Design vga_top, start of the top module:
module vga_top(
	input ClkPort,
	input BtnC,
	input BtnU,
	input BtnD,
	input BtnR,
	input BtnL,
	input MoveTick,  
	output hSync, vSync,
	output [3:0] vgaR, vgaG, vgaB,
	output An0, An1, An2, An3, An4, An5, An6, An7,
	output Ca, Cb, Cc, Cd, Ce, Cf, Cg, Dp,
	output MemOE, MemWR, RamCS, QuadSpiFlashCS
	);
	wire Reset;
	assign Reset=BtnC;
	wire bright;
	wire[9:0] hc, vc;
	wire[3:0] lives;
	wire [6:0] ssdOut;
	wire [3:0] anode;
	wire [11:0] rgb;
	display_controller dc(.clk(ClkPort), .rst(Reset), .hSync(hSync), .vSync(vSync), .bright(bright), .hCount(hc), .vCount(vc));
	game_control sc(.clk(ClkPort), .en(MoveTick), .bright(bright), .rst(BtnC), .up(BtnU), .down(BtnD),.left(BtnL),.right(BtnR),.hCount(hc), .vCount(vc), .rgb(rgb), .lives(lives));
	display_lives cnt(.clk(ClkPort), .displayNumber(lives), .anode(anode), .ssdOut(ssdOut));
	assign vgaR = rgb[11 : 8];
	assign vgaG = rgb[7  : 4];
	assign vgaB = rgb[3  : 0];
	assign {MemOE, MemWR, RamCS, QuadSpiFlashCS} = 4'b1111;
	assign {An7, An6, An5, An4, An3, An2, An1, An0} = {4'b1111, anode};
	assign {Ca, Cb, Cc, Cd, Ce, Cf, Cg} = ssdOut[6 : 0];
	assign Dp = 1'b1;  
endmodule
Size: ~4000 cells after synthesis, about 41 I/O pins, ~26000 µm² of cells after synthesis.
export LEC_CHECK = 0
export ABC_AREA = 1
export CAP_MARGIN = 20
export CELL_PAD_IN_SITES_DETAIL_PLACEMENT = 0
export CELL_PAD_IN_SITES_GLOBAL_PLACEMENT = 3
export CORE_MARGIN = 3
export CORE_UTILIZATION = 40
export CTS_CLUSTER_DIAMETER = 160
export CTS_CLUSTER_SIZE = 42
export GPL_TIMING_DRIVEN = 0
export PLACE_DENSITY = 0.7
export SLEW_MARGIN = 15
create_clock -name core_clock -period 12.0 [get_ports {ClkPort}]
run.sh (not shown) runs the stock make flow with config.mk's settings and CLKGATE_MAP_FILE=.
The baseline aborted during 3_3_place_gp.
Change:
==> flow/config.mk (replaced) <==
export PLATFORM = sky130hd
export DESIGN_NAME = vga_top
export DESIGN_NICKNAME = vga_top
export VERILOG_FILES = /design/flow/design.v
export SDC_FILE = /design/flow/constraint.sdc
export NUM_CORES = 4
export LEC_CHECK = 0
export CAP_MARGIN = 20
export CORE_ASPECT_RATIO = 0.5
export CORE_MARGIN = 2
export CORE_UTILIZATION = 60
export CTS_CLUSTER_DIAMETER = 174
export CTS_CLUSTER_SIZE = 99
export HOLD_SLACK_MARGIN = -0.07
export SLEW_MARGIN = 20
Outcome: This time the run finished with timing, DRC and antenna clean; synthesized cell count went down by about 25%; area after synthesis shrinks by about 10%; die size drops by 40%.
Change:
==> flow/config.mk (replaced) <==
export PLATFORM = sky130hd
export DESIGN_NAME = vga_top
export DESIGN_NICKNAME = vga_top
export VERILOG_FILES = /design/flow/design.v
export SDC_FILE = /design/flow/constraint.sdc
export NUM_CORES = 4
export LEC_CHECK = 0
export CAP_MARGIN = 20
export CELL_PAD_IN_SITES_DETAIL_PLACEMENT = 1
export CELL_PAD_IN_SITES_GLOBAL_PLACEMENT = 3
export CORE_MARGIN = 2
export CORE_UTILIZATION = 40
export CTS_CLUSTER_DIAMETER = 310
export PLACE_DENSITY_LB_ADDON = 0.16
export SLEW_MARGIN = 20
- cell area went up by 2.0%
- synthesized area does not change
- hold slack barely changes
- critical path depth does not change
- routed wire length went up by 18%
- core utilization went down by 21 points
- maximum frequency went up by 1.8%
- total power went up by 3.5%
- setup slack improves by 0.17 ns
- die area went up by 49%
- final cell count went up by 8.1%

## v27
vga_top again, from the RTL that the note above started with.
Design vga_top, start of the top module:
module vga_top(
	input ClkPort,
	input BtnC,
	input BtnU,
	input BtnD,
	input BtnR,
	input BtnL,
	input MoveTick,  
	output hSync, vSync,
	output [3:0] vgaR, vgaG, vgaB,
	output An0, An1, An2, An3, An4, An5, An6, An7,
	output Ca, Cb, Cc, Cd, Ce, Cf, Cg, Dp,
	output MemOE, MemWR, RamCS, QuadSpiFlashCS
	);
	wire Reset;
	assign Reset=BtnC;
	wire bright;
	wire[9:0] hc, vc;
	wire[3:0] lives;
	wire [6:0] ssdOut;
	wire [3:0] anode;
	wire [11:0] rgb;
	display_controller dc(.clk(ClkPort), .rst(Reset), .hSync(hSync), .vSync(vSync), .bright(bright), .hCount(hc), .vCount(vc));
	game_control sc(.clk(ClkPort), .en(MoveTick), .bright(bright), .rst(BtnC), .up(BtnU), .down(BtnD),.left(BtnL),.right(BtnR),.hCount(hc), .vCount(vc), .rgb(rgb), .lives(lives));
	display_lives cnt(.clk(ClkPort), .displayNumber(lives), .anode(anode), .ssdOut(ssdOut));
	assign vgaR = rgb[11 : 8];
	assign vgaG = rgb[7  : 4];
	assign vgaB = rgb[3  : 0];
	assign {MemOE, MemWR, RamCS, QuadSpiFlashCS} = 4'b1111;
	assign {An7, An6, An5, An4, An3, An2, An1, An0} = {4'b1111, anode};
	assign {Ca, Cb, Cc, Cd, Ce, Cf, Cg} = ssdOut[6 : 0];
	assign Dp = 1'b1;  
endmodule
==> flow/config.mk <==
export PLATFORM = sky130hd
export DESIGN_NAME = vga_top
export DESIGN_NICKNAME = vga_top
export VERILOG_FILES = /design/flow/design.v
export SDC_FILE = /design/flow/constraint.sdc
export NUM_CORES = 4
export LEC_CHECK = 0
export CAP_MARGIN = 20
export CORE_MARGIN = 2
export CORE_UTILIZATION = 65
export CTS_CLUSTER_DIAMETER = 30
export CTS_CLUSTER_SIZE = 62
export SLEW_MARGIN = 20
==> flow/constraint.sdc <==
create_clock -name core_clock -period 5.31 [get_ports {ClkPort}]
set_input_delay 1.0620 -clock core_clock [delete_from_list [all_inputs] [get_ports {ClkPort}]]
set_output_delay 1.0620 -clock core_clock [all_outputs]
set_load 0.01 [all_outputs]
v27 had finished all stages when the layout checks came back failing, citing negative setup slack.
Here is what was changed in the inputs of v46 compared with v27.
Settings: an added PLACE_DENSITY_LB_ADDON of 0.11; an added ABC_AREA of 1; an added CELL_PAD_IN_SITES_DETAIL_PLACEMENT of 2; a deleted CTS_CLUSTER_DIAMETER that had been 30; an added GPL_TIMING_DRIVEN of 0; a change of SLEW_MARGIN from 20 to 10; a deleted CTS_CLUSTER_SIZE that had been 62; a change of CAP_MARGIN from 20 to 30; an added HOLD_SLACK_MARGIN of 0.04; a change of CORE_UTILIZATION from 65 to 54; an added GPL_ROUTABILITY_DRIVEN of 0.
--- outcome ---
- v46: aborted in 3_5_place_dp (tool error)
- Looking at placeable core region across v27 and v46, the one that comes out higher is v46.
- Comparing v27 and v46, the higher horizontal die dimension was measured on v46.
- Cell area after synthesis: v46 vs v27 up 11%
- Sort v27 and v46 by vertical die size, ascending, and v27 comes first.
- Side by side, area fraction in and, or, nand and nor cells turned out higher in v46 than in v27.
- The multiplexer share of the synthesized area number comes out lower for v46 vs v27.
- Die: v46 bigger than v27
- v46 vs v27: fraction of the mapped netlist area in compound gates down in v46
The inputs of v56 differ from those of v46 as listed below.
Settings: an added CELL_PAD_IN_SITES_GLOBAL_PLACEMENT of 3; a change of CORE_UTILIZATION from 54 to 51; an added MAX_ROUTING_LAYER of met4; an added TNS_END_PERCENT of 30; a change of GPL_ROUTABILITY_DRIVEN from 0 to 1; a change of PLACE_DENSITY_LB_ADDON from 0.11 to 0.02; a change of the clock period (ns, I/O delays scaled along) from 5.31 to 9.28.
==> comparison <==
v56 did not run to completion, as it errored out during 3_1_place_gp_skip_io.
Pre-placement core utilization: v56 vs v46 down 2.9 points
In the floorplan summary, v56 is listed with a die area greater than that of v46.
Diff v56 and v46: area of the core lower in v46
Edits applied to the flow inputs when going from v56 to v24:
Settings: changing CAP_MARGIN from 30 to 20; removing CELL_PAD_IN_SITES_GLOBAL_PLACEMENT (formerly 3); removing PLACE_DENSITY_LB_ADDON (formerly 0.02); changing GPL_ROUTABILITY_DRIVEN from 1 to 0; changing CORE_UTILIZATION from 51 to 54; removing TNS_END_PERCENT (formerly 30); removing HOLD_SLACK_MARGIN (formerly 0.04); removing MAX_ROUTING_LAYER (formerly met4); changing the clock period (ns, I/O delays scaled along) from 9.28 to 5.31.
==> comparison <==
Status: v24 FAILED at 3_5_place_dp (tool error)
Comparing v56 against v24, there is no change at all in sequential area share after synthesis.
The higher core utilization before placement of v56 and v24 is in v24.
Diff v56 -> v24: synthesized cell count comparable; horizontal extent of the die now smaller; standard cell core area now smaller; xor and xnor fraction of the mapped netlist area comparable; number of flops mapped to enable cells by yosys comparable.
The run showing the greater die area is v56.
[inputs] v8 vs v24
Settings: GPL_TIMING_DRIVEN no longer set, was 0; SLEW_MARGIN now 20, was 10; CORE_UTILIZATION now 65, was 54; ABC_AREA no longer set, was 1; GPL_ROUTABILITY_DRIVEN no longer set, was 0; CELL_PAD_IN_SITES_DETAIL_PLACEMENT no longer set, was 2; the clock period (ns, I/O delays scaled along) now 8.85, was 5.31.
## What came out
v8: flow completed, timing, DRC and antenna clean. NOTE cell area after technology mapping v24->v8 decreased by more than 10%. Die area ends up lower on v8. v8 ends up with a fraction of the mapped netlist area in adder cells that is 2.2 points higher than in v24. Height of the die is higher on v24. On area share of xor/xnor cells in the synthesized design: v8 sits above v24. The run showing the greater number of distinct library cells after synthesis is v8.
Input-level comparison between v51 and v8:
Settings: CORE_UTILIZATION now 40, was 65; PLACE_DENSITY now 0.6, previously not set; SETUP_SLACK_MARGIN now 0.49, previously not set; the clock period (ns, I/O delays scaled along) now 9.52, was 8.85.
### Flow results
- v51 reached the final stage; the timing, DRC and antenna checks on its layout passed.
- v51 -> v8: static leakage power flat
- v51 vs v8: power density of the placed cells down
- Looking at endpoint of the worst setup timing path, the vgaB[3] result is from v8; the vgaB[2] one comes from v51.
- Compared v51 vs v8, and met2 track demand over resource in global routing is down in v51.
Power and IR drop assume default switching activity.
